## ALU
module ALU(
  input         clock,
                reset,
                io_flush_valid,
                io_FU_input_valid,
  input  [6:0]  io_FU_input_bits_decoded_instruction_PRD,
  input         io_FU_input_bits_decoded_instruction_RD_valid,
  input  [20:0] io_FU_input_bits_decoded_instruction_IMM,
  input  [2:0]  io_FU_input_bits_decoded_instruction_FUNCT3,
  input  [1:0]  io_FU_input_bits_decoded_instruction_packet_index,
  input  [5:0]  io_FU_input_bits_decoded_instruction_ROB_index,
  input  [3:0]  io_FU_input_bits_decoded_instruction_MOB_index,
  input  [4:0]  io_FU_input_bits_decoded_instruction_instructionType,
  input         io_FU_input_bits_decoded_instruction_needs_ALU,
                io_FU_input_bits_decoded_instruction_needs_branch_unit,
                io_FU_input_bits_decoded_instruction_SUBTRACT,
                io_FU_input_bits_decoded_instruction_MULTIPLY,
                io_FU_input_bits_decoded_instruction_FENCE,
                io_FU_input_bits_decoded_instruction_IS_IMM,
  input  [31:0] io_FU_input_bits_RS1_data,
                io_FU_input_bits_RS2_data,
                io_FU_input_bits_fetch_PC,
  output        io_FU_output_valid,
  output [6:0]  io_FU_output_bits_PRD,
  output [31:0] io_FU_output_bits_RD_data,
  output        io_FU_output_bits_RD_valid,
  output [31:0] io_FU_output_bits_fetch_PC,
  output [3:0]  io_FU_output_bits_MOB_index,
  output [5:0]  io_FU_output_bits_ROB_index,
  output [1:0]  io_FU_output_bits_fetch_packet_index
);
make LEC_CHECK=0 ABC_AREA=1 CAP_MARGIN=20 CORE_MARGIN=2 CORE_UTILIZATION=72 CTS_CLUSTER_DIAMETER=400 CTS_CLUSTER_SIZE=96 GPL_ROUTABILITY_DRIVEN=0 PLACE_DENSITY=0.83 SETUP_SLACK_MARGIN=0.49 SLEW_MARGIN=20 TNS_END_PERCENT=10 finish   # period 1.98 ns
run.sh (not shown) runs the stock make flow with config.mk's settings and CLKGATE_MAP_FILE=.
The starting point died in 3_3_place_gp.
Edit:
==> flow/config.mk (replaced) <==
export PLATFORM = sky130hd
export DESIGN_NAME = ALU
export DESIGN_NICKNAME = ALU
export VERILOG_FILES = /design/flow/design.v
export SDC_FILE = /design/flow/constraint.sdc
export NUM_CORES = 4
export LEC_CHECK = 0
export ABC_AREA = 1
export CAP_MARGIN = 20
export CORE_MARGIN = 2
export CORE_UTILIZATION = 52
export CTS_CLUSTER_DIAMETER = 371
export CTS_CLUSTER_SIZE = 95
export PLACE_DENSITY = 0.36
export SLEW_MARGIN = 20
export TNS_END_PERCENT = 35
==> flow/constraint.sdc (replaced) <==
create_clock -name core_clock -period 3.07 [get_ports {clock}]
set_input_delay 0.6140 -clock core_clock [delete_from_list [all_inputs] [get_ports {clock}]]
set_output_delay 0.6140 -clock core_clock [all_outputs]
set_load 0.01 [all_outputs]
The changed run did not get past 5_1_grt with GRT-0232.
Area after synthesis is unchanged.
Synthesized cell count does not change.
Die area grows by 37%.

========
build 28:
Starting RTL as in the previous note.
clock: 3.05 ns
lec_check: 0
cap_margin: 20
core_margin: 2
core_utilization: 43
cts_cluster_size: 84
gpl_routability_driven: 0
gpl_timing_driven: 0
min_routing_layer: met1
place_density_lb_addon: 0.01
setup_slack_margin: -0.07
slew_margin: 15
tns_end_percent: 35
Layout checks on build 28: not met. Flow itself completed; violations: setup timing.
[inputs] build 84 vs build 28
Settings: setting CTS_CLUSTER_DIAMETER to 242 for the first time; setting ABC_AREA to 1 for the first time; setting MAX_ROUTING_LAYER to met4 for the first time; changing GPL_ROUTABILITY_DRIVEN from 0 to 1; changing CORE_UTILIZATION from 43 to 71; changing GPL_TIMING_DRIVEN from 0 to 1; changing CTS_CLUSTER_SIZE from 84 to 39; changing the clock period (ns, I/O delays scaled along) from 3.05 to 8.46.
## What came out
Build 84 did not finish: a tool error stopped it during 3_3_place_gp.
Synthesized cell count (build 84 over build 28): increase, 669
Compared to build 28, build 84 has core outline area about 35% lower.
In build 84, the chip area came out 34% below the value in build 28.
> inputs changed (build 84 -> build 51)
Settings: swapping 242 for 245 in CTS_CLUSTER_DIAMETER; clearing PLACE_DENSITY_LB_ADDON, which used to be 0.01; clearing ABC_AREA, which used to be 1; putting CORE_ASPECT_RATIO at 0.5 where nothing was set; clearing MAX_ROUTING_LAYER, which used to be met4; swapping 71 for 48 in CORE_UTILIZATION; swapping 39 for 84 in CTS_CLUSTER_SIZE; swapping 1 for 0 in GPL_ROUTABILITY_DRIVEN; putting PLACE_DENSITY at 0.43 where nothing was set; swapping 8.46 for 7.71 in the clock period (ns, I/O delays scaled along).
==> comparison <==
- Build 51: no failed stages, no open violations at the end
- Area after synthesis (build 84 / build 51): 1.09
- In the tables for build 84 and build 51, number of nets at floorplan reads lower with build 51.
- When build 51 is measured against build 84, its Yosys chip area turns out 7.9% lower.
- Against build 84 as the reference, build 51 delivers a lower synthesized cell count.
- For build 84, the main kind of combinational logic by area was simple AND/OR/NAND/NOR gates, unlike build 51, where it was AND-OR/OR-AND gates.
Relative to build 51, the following input files were edited for build 77:
Settings: a change of CORE_UTILIZATION from 48 to 40; a deleted GPL_ROUTABILITY_DRIVEN that had been 0; a deleted CORE_ASPECT_RATIO that had been 0.5; a deleted TNS_END_PERCENT that had been 35; a change of SLEW_MARGIN from 15 to 20; a deleted PLACE_DENSITY that had been 0.43; a deleted MIN_ROUTING_LAYER that had been met1; a deleted CTS_CLUSTER_SIZE that had been 84; a deleted GPL_TIMING_DRIVEN that had been 1; a deleted CTS_CLUSTER_DIAMETER that had been 245; a deleted SETUP_SLACK_MARGIN that had been -0.07; a change of the clock period (ns, I/O delays scaled along) from 7.71 to 5.5.
==> results <==
Between build 51 and build 77, the difference in clock tree cell share of total cell area is negligible.
Looking at slowest stage cell on the critical path, the sky130_fd_sc_hd__a2111oi_0 result is from build 77; the sky130_fd_sc_hd__clkdlybuf4s50_1 one comes from build 51.
Diff build 51 and build 77: tally of non-filler cells in the final layout higher in build 77
Compared with build 51, build 77 shows part of the power in registers lower by 1.4 points.
Min first-iteration DRC count across build 51 and build 77: build 77
In build 77, clock-pin slew reported for the worst setup and hold paths after clock tree synthesis is higher than in build 51.
No activity file was given, so power comes from the tool's default toggle rates.
